==> inputs of run a <==
==> flow/design.v <==
module Decoder(
input       [3:2]            ALU_FUN,
output      reg              Logic_Enable,
output      reg              Shift_Enable,
output      reg              Arith_Enable,
output      reg              CMP_Enable
);
always @(*)               
 begin 
  case (ALU_FUN)
		   2'b00 : 
		   begin 
		    Arith_Enable = 1'b1;
			Shift_Enable = 1'b0;
			Logic_Enable = 1'b0;
			CMP_Enable = 1'b0;
		   end
		   2'b01 :                                       
		   begin 
		    Arith_Enable = 1'b0;
			Shift_Enable = 1'b0;
			Logic_Enable = 1'b1;
			CMP_Enable = 1'b0;
		   end
		   2'b10 :                                       
		   begin 
		    Arith_Enable = 1'b0;
			Shift_Enable = 1'b0;
			Logic_Enable = 1'b0;
			CMP_Enable = 1'b1;
		   end
		   2'b11 :                                       
		   begin 
		    Arith_Enable = 1'b0;
			Shift_Enable = 1'b1;
			Logic_Enable = 1'b0;
			CMP_Enable = 1'b0;
		   end
	endcase 
end 	
endmodule
module Arith_Unit #(parameter Width = 16)
(
input     [Width-1 :0]                 A,
input     [Width-1 :0]                 B,
input                                  CLK,
input                                  RST,
input       [1:0]                      ALU_FUN,
input                                  Arith_Enable,
output      reg[Width-1 :0]            Arith_OUT,
output      reg                        Carry_OUT,
output      reg                        Arith_Flag
);
wire                         High; 
wire                         LOW;
reg   [Width-1 :0]           Arith_OUT_R;
reg                          Arith_Flag_R;
reg                          Carry_OUT_R;
always @(*) 
 begin
  Carry_OUT_R = 1'b0;
  Arith_Flag_R = Arith_Enable;
  if (Arith_Enable)  
   begin 
            Arith_Flag_R = High;
	  case (ALU_FUN)
			   2'b00 :                                       
			   begin 
			   {Carry_OUT_R , Arith_OUT_R} = A + B;
			   end
			   2'b01 :                                      
			   begin 
			   Arith_OUT_R = A - B;
			   end
			   2'b10 :                                      
			   begin
			   Arith_OUT_R = A * B ;
			   end
			   2'b11 :                                     
			   begin
			   Arith_OUT_R = (B == {Width{1'b0}}) ? {Width{1'b1}} : A / B ;
			   end
		endcase 
	end
   else 
    begin
	  Arith_OUT_R= 16'b0;	
	end	
end 	
always @(posedge CLK or negedge RST)                 
 begin 
	 if (!RST)
	  begin
	    Arith_OUT <= 16'b0;
	    Arith_Flag <= 1'b0;
		Carry_OUT <= 1'b0;
	  end
	 else 
	  begin
	    Arith_OUT <= Arith_OUT_R;
 	    Arith_Flag <= Arith_Flag_R;
		Carry_OUT <= Carry_OUT_R;
	  end
 end
assign High = 1'b1;
assign LOW = 1'b0;
endmodule   
module Logic_Unit  #(parameter Width = 16)
(
input       [Width-1 :0]               A,
input       [Width-1 :0]               B,
input                                  CLK,
input       [1:0]                      ALU_FUN,
input                                  RST,
input                                  Logic_Enable,
output      reg                        Logic_Flag,
output      reg[Width-1 :0]            Logic_OUT
);
wire                         High; 
wire                         LOW;
reg    [Width-1 :0]          Logic_OUT_R;
reg                          Logic_Flag_R;
always @(*)               
 begin 
  Logic_Flag_R = Logic_Enable;
  if (Logic_Enable)
   begin
               Logic_Flag_R = High;
	  case (ALU_FUN)
			   2'b00 :                                       
			   begin
			   Logic_OUT_R = A & B;
			   end
			   2'b01 :                                       
			   begin
			   Logic_OUT_R = A | B;
			   end
			   2'b10 :                                       
			   begin
			   Logic_OUT_R = ~(A & B);
			   end
			   2'b11 :                                        
			   begin
			   Logic_OUT_R = ~(A | B);
			   end
		endcase
     end	
	else		
	 begin
	 Logic_OUT_R = 16'b0;
	 end
end 	
always @ (posedge CLK or negedge RST)                 
 begin 
 if (!RST)
  begin
  Logic_OUT <= 16'b0;
  Logic_Flag <= 1'b0;
  end
 else
  begin 
  Logic_OUT <= Logic_OUT_R;
  Logic_Flag <= Logic_Flag_R;
  end
end
assign High = 1'b1;
assign LOW = 1'b0;
endmodule   
module CMP_Unit #(parameter Width = 16)
(
input       [Width-1 :0]               A,
input       [Width-1 :0]               B,
input                                  CLK,
input       [1:0]                      ALU_FUN,
input                                  RST,
input                                  CMP_Enable,
output      reg                        CMP_Flag,
output      reg[Width-1 :0]            CMP_OUT
);
wire                         High; 
wire                         LOW;
reg   [Width-1 :0]           CMP_OUT_R;
reg                          CMP_Flag_R;
always @(*)               
 begin 
  CMP_Flag_R = CMP_Enable;
  CMP_OUT_R = 16'b0;
  if (CMP_Enable)
   begin
               CMP_Flag_R = High;
	  case (ALU_FUN)
			   2'b00 : 
			   begin                                   
				 CMP_OUT_R = 16'b0000;
				 end
			   2'b01 : 
			   begin 
				if (A == B)                                      
				 CMP_OUT_R = 16'b0001;
				 end
			   2'b10 :                                        
			   begin 
				if ( A > B)
				 CMP_OUT_R = 16'b0010;
				 end
			   2'b11 :                                       
			   begin
				if (A < B)
				 CMP_OUT_R = 16'b0011;
				 end
		endcase 
	end
  else
   begin
    CMP_OUT_R = 16'b0;
  end	
end 	
always @ (posedge CLK or negedge RST)                 
begin 
 if (!RST)
  begin
  CMP_OUT <= 16'b0;
  CMP_Flag <= 1'b0;
  end
 else
  begin 
  CMP_OUT <= CMP_OUT_R;
  CMP_Flag <= CMP_Flag_R;
  end
end
assign High = 1'b1;
assign LOW = 1'b0;
endmodule   
module Shift_Unit #(parameter Width = 16)
(
input       [Width-1 :0]                  A,
input       [Width-1 :0]                  B,
input                                     CLK,
input       [1:0]                         ALU_FUN,
input                                     RST,
input                                     Shift_Enable,
output      reg                           Shift_Flag,
output      reg[Width-1 :0]               Shift_OUT
);
wire                         High; 
wire                         LOW;
reg   [Width-1 :0]           Shift_OUT_R;
reg                          Shift_Flag_R;
always @(*)               
 begin 
  Shift_Flag_R = Shift_Enable;
  if (Shift_Enable)
   begin
              Shift_Flag_R = High;
	  case (ALU_FUN)
			   2'b00 :                                        
			   begin 
			   Shift_OUT_R = A >> 16'b0001;
			   end
			   2'b01 :                                        
			   begin
			   Shift_OUT_R = A << 16'b0001;
			   end
			   2'b10 :                                        
			   begin 
			   Shift_OUT_R = B >> 16'b0001;
			   end
			   2'b11 :                                        
			   begin
			   Shift_OUT_R = B << 16'b0001;
			   end
		endcase 
	end
  else
   begin 
     Shift_OUT_R = 16'b0;
  end	 
end 	
always @ (posedge CLK or negedge RST)                 
 begin 
  if (!RST)
   begin 
  Shift_OUT <= 16'b0;
  Shift_Flag <= 1'b0;
   end
  else
   begin  
  Shift_OUT <= Shift_OUT_R;
  Shift_Flag <= Shift_Flag_R;
  end
end
assign High = 1'b1;
assign LOW = 1'b0;
endmodule   
module ALU_TOP #(parameter Width = 16)
( 
input        [Width-1 :0]                                 A,
input        [Width-1 :0]                                 B,
input        [3:0]                                        ALU_FUN,
input                                                     CLK,
input                                                     RST,
output       [Width-1 :0]                                 Arith_OUT,
output                                                    Arith_Flag,
output                                                    Carry_OUT,
output       [Width-1 :0]                                 Logic_Out,
output                                                    Logic_Flag,
output       [Width-1 :0]                                 CMP_OUT,
output                                                    CMP_Flag,
output                                                    Shift_Flag,
output       [Width-1 :0]                                 Shift_OUT
);
wire      Shift_Enable,Logic_Enable,Arith_Enable,CMP_Enable;
Decoder DUT1 (
.ALU_FUN(ALU_FUN[3:2]),
.Logic_Enable(Logic_Enable),
.Shift_Enable(Shift_Enable),
.Arith_Enable(Arith_Enable),
.CMP_Enable(CMP_Enable)
);
Arith_Unit DUT2 (
.A(A),
.B(B),
.CLK(CLK),
.RST(RST),
.ALU_FUN(ALU_FUN[1:0]),
.Arith_Enable(Arith_Enable),
.Arith_OUT(Arith_OUT),
.Carry_OUT(Carry_OUT),
.Arith_Flag(Arith_Flag)
);
Logic_Unit DUT3 (
.A(A),
.B(B),
.CLK(CLK),
.RST(RST),
.ALU_FUN(ALU_FUN[1:0]),
.Logic_Enable(Logic_Enable),
.Logic_Flag(Logic_Flag),
.Logic_OUT(Logic_Out)
);
CMP_Unit DUT4 (
.A(A),
.B(B),
.CLK(CLK),
.RST(RST),
.ALU_FUN(ALU_FUN[1:0]),
.CMP_Enable(CMP_Enable),
.CMP_Flag(CMP_Flag),
.CMP_OUT(CMP_OUT)
);
Shift_Unit DUT5(
.A(A),
.B(B),
.CLK(CLK),
.RST(RST),
.ALU_FUN(ALU_FUN[1:0]),
.Shift_Enable(Shift_Enable),
.Shift_Flag(Shift_Flag),
.Shift_OUT(Shift_OUT)
);
endmodule
==> flow/run.sh <==
#!/bin/bash
# the make line also repeats each setting of config.mk as NAME=value (left out here)
make -C /OpenROAD-flow-scripts/flow DESIGN_CONFIG=/design/flow/config.mk WORK_HOME=/design/flow/orfs CLKGATE_MAP_FILE= finish
==> flow/config.mk <==
export PLATFORM = sky130hd
export DESIGN_NAME = ALU_TOP
export DESIGN_NICKNAME = ALU_TOP
export VERILOG_FILES = /design/flow/design.v
export SDC_FILE = /design/flow/constraint.sdc
export NUM_CORES = 4
export LEC_CHECK = 0
export ABC_AREA = 0
export CAP_MARGIN = 40
export CORE_MARGIN = 2
export CORE_UTILIZATION = 56
export CTS_CLUSTER_DIAMETER = 198
export GPL_ROUTABILITY_DRIVEN = 1
export HOLD_SLACK_MARGIN = -0.1
export MIN_ROUTING_LAYER = met1
export SETUP_SLACK_MARGIN = 4.44
export SLEW_MARGIN = 15
export TNS_END_PERCENT = 5
==> flow/constraint.sdc <==
create_clock -name core_clock -period 17.4 [get_ports {CLK}]
set_input_delay 3.4800 -clock core_clock [delete_from_list [all_inputs] [get_ports {CLK}]]
set_output_delay 3.4800 -clock core_clock [all_outputs]
set_load 0.01 [all_outputs]
==> run b: changes against run a <==
ABC_AREA = not set   (was 0)
CAP_MARGIN = 20   (was 40)
CORE_UTILIZATION = 68   (was 56)
CTS_CLUSTER_DIAMETER = not set   (was 198)
CTS_CLUSTER_SIZE = 87   (was not set)
GPL_ROUTABILITY_DRIVEN = not set   (was 1)
MIN_ROUTING_LAYER = not set   (was met1)
SETUP_SLACK_MARGIN = not set   (was 4.44)
SLEW_MARGIN = 20   (was 15)
==> flow/constraint.sdc (replaced) <==
create_clock -name core_clock -period 26.5 [get_ports {CLK}]
set_input_delay 5.3000 -clock core_clock [delete_from_list [all_inputs] [get_ports {CLK}]]
set_output_delay 5.3000 -clock core_clock [all_outputs]
set_load 0.01 [all_outputs]
==> run c: changes against run a <==
ABC_AREA = 1   (was 0)
CAP_MARGIN = 20   (was 40)
CORE_UTILIZATION = 72   (was 56)
CTS_CLUSTER_DIAMETER = not set   (was 198)
GPL_ROUTABILITY_DRIVEN = not set   (was 1)
HOLD_SLACK_MARGIN = not set   (was -0.1)
MIN_ROUTING_LAYER = not set   (was met1)
PLACE_DENSITY = 0.86   (was not set)
SETUP_SLACK_MARGIN = not set   (was 4.44)
SLEW_MARGIN = 20   (was 15)
TNS_END_PERCENT = not set   (was 5)
==> flow/constraint.sdc (replaced) <==
create_clock -name core_clock -period 12.3 [get_ports {CLK}]
set_input_delay 2.4600 -clock core_clock [delete_from_list [all_inputs] [get_ports {CLK}]]
set_output_delay 2.4600 -clock core_clock [all_outputs]
set_load 0.01 [all_outputs]
==> run d: changes against run a <==
ABC_AREA = not set   (was 0)
CAP_MARGIN = 20   (was 40)
CELL_PAD_IN_SITES_GLOBAL_PLACEMENT = 3   (was not set)
CORE_UTILIZATION = 59   (was 56)
CTS_CLUSTER_DIAMETER = not set   (was 198)
CTS_CLUSTER_SIZE = 53   (was not set)
GPL_TIMING_DRIVEN = 0   (was not set)
HOLD_SLACK_MARGIN = not set   (was -0.1)
MIN_ROUTING_LAYER = not set   (was met1)
SETUP_SLACK_MARGIN = not set   (was 4.44)
SLEW_MARGIN = 5   (was 15)
TNS_END_PERCENT = 90   (was 5)
==> flow/constraint.sdc (replaced) <==
create_clock -name core_clock -period 32.0 [get_ports {CLK}]
set_input_delay 6.4000 -clock core_clock [delete_from_list [all_inputs] [get_ports {CLK}]]
set_output_delay 6.4000 -clock core_clock [all_outputs]
set_load 0.01 [all_outputs]
==> GITHUB_STEP_SUMMARY <==
## Synthesis and layout report

| Metric | Value |
|---|---|
| Register share of the cell area | `between 6 and 7%` |
| Met1 usage in global routing | `52.2%` |
| Met3 Usage GRT | `9.71%` |
| Number of violations reported at the end of detailed-routing iteration 0 | `1601` |
| Number of H-tree levels | `2` |
| Part of the power in combinational logic | `between 80% and 90%` |
| Checks failing in the layout checks | `setup timing` |
| Num Clock Sinks | `55` |
| Biggest area cells | `ha_1 20%, fa_1 11%, dfrtp_1 9.2%, xnor2_1 5.6%, a21oi_1 4.9%` |
| Startpoint kind of the worst setup timing path | `input pin` |
| Final hold violation count | `0` |
| Antenna violations before repair | `2` |
| Run status | `complete, but fails checks` |
| Top contributor to total power | `combinational cells` |
| Die Wd | `approximately 170 µm` |
| Setup-failing EPs final | `6` |
| Number of buffers added by the clock tree synthesis step | `5` |
| XORs/XNORs by Area | `between 8 and 9%` |
| Setup slack after layout | `-9.98 ns` |
(the above is from run a)
==> GITHUB_STEP_SUMMARY <==
### Flow metrics

| Metric | Value |
|---|---|
| Post-synthesis cell type with the largest combined area | `ha_1` |
| Site row count | `53` |
| Biggest area cells | `ha_1 19%, nand2_1 14%, fa_1 10%, inv_1 9.8%, dfrtp_1 8.8%` |
| Netlist area before placement | `15700 µm²` |
| Mux frac, synth | `0%` |
| Exit stage | `detailed placement` |
| Top cells by count, synth | `566 x nand2_1, 409 x inv_1, 236 x ha_1` |
| Run status | `did not finish` |
| XORs/XNORs by Area | `around 5.1%` |
| Err | `[ERROR DPL-0033] detailed placement checks failed during check placement.` |
| Die Wd | `151 µm` |
| Area fraction in and, or, nand and nor cells | `28.1%` |
| Most numerous cell in the Yosys netlist | `nand2_1` |
| Top comb family, area | `adder cells` |
| Number of top-level pins | `around 110` |
| Die Outline Area | `roughly 23000 µm²` |
| Flop and latch count out of synthesis | `55` |
(the above is from run c)
==> GITHUB_STEP_SUMMARY <==
### Flow metrics

| Metric | Value |
|---|---|
| Run status | `did not finish` |
| Exit stage | `global routing` |
| Err | `[ERROR GRT-0116] Global routing finished with congestion. Check the congestion regions in the DRC Viewer.` |
| Worst-case setup slack after placement | `-4.32 ns` |
| Biggest area cells | `ha_1 20%, fa_1 11%, dfrtp_1 9.2%, xnor2_1 5.6%, a21oi_1 4.9%` |
| Number of H-tree levels | `2` |
| Met3 Usage GRT | `between 60% and 70%` |
| Number of buffers added for setup after CTS | `approximately 66` |
| Num Clock Sinks | `55` |
| Met1 usage in global routing | `76.6%` |
| XORs/XNORs by Area | `around 8.2%` |
| Number of buffers added by the clock tree synthesis step | `5` |
| Post-synth top flop | `dfrtp_1` |
| Synth Area per Inst | `slightly below 8 µm²` |
| Die Wd | `about 150 µm` |
(the above is from run b)
==> GITHUB_STEP_SUMMARY <==
### Flow metrics

| Metric | Value |
|---|---|
| Run status | `did not finish` |
| Top cell type's share of synthesized area | `roughly a fifth` |
| Adders+Majority by Area | `30.8%` |
| Die Wd | `roughly 160 µm` |
| Top comb family, area | `adder cells` |
| Fraction of the mapped netlist area in compound gates | `20.7%` |
| Post-synthesis cell type with the largest combined area | `ha_1` |
| Err | `[ERROR GPL-0301] Utilization 128.914 % exceeds 100%.` |
| Biggest area cells | `ha_1 20%, fa_1 11%, dfrtp_1 9.2%, xnor2_1 5.6%, a21oi_1 4.9%` |
| Mapped Cells | `between 1500 and 2000` |
| Exit stage | `global placement without I/O` |
| XORs/XNORs by Area | `8.21%` |
| Synth async-reset ratio | `100%` |
(the above is from run d)
No activity file was given, so power comes from the tool's default toggle rates.
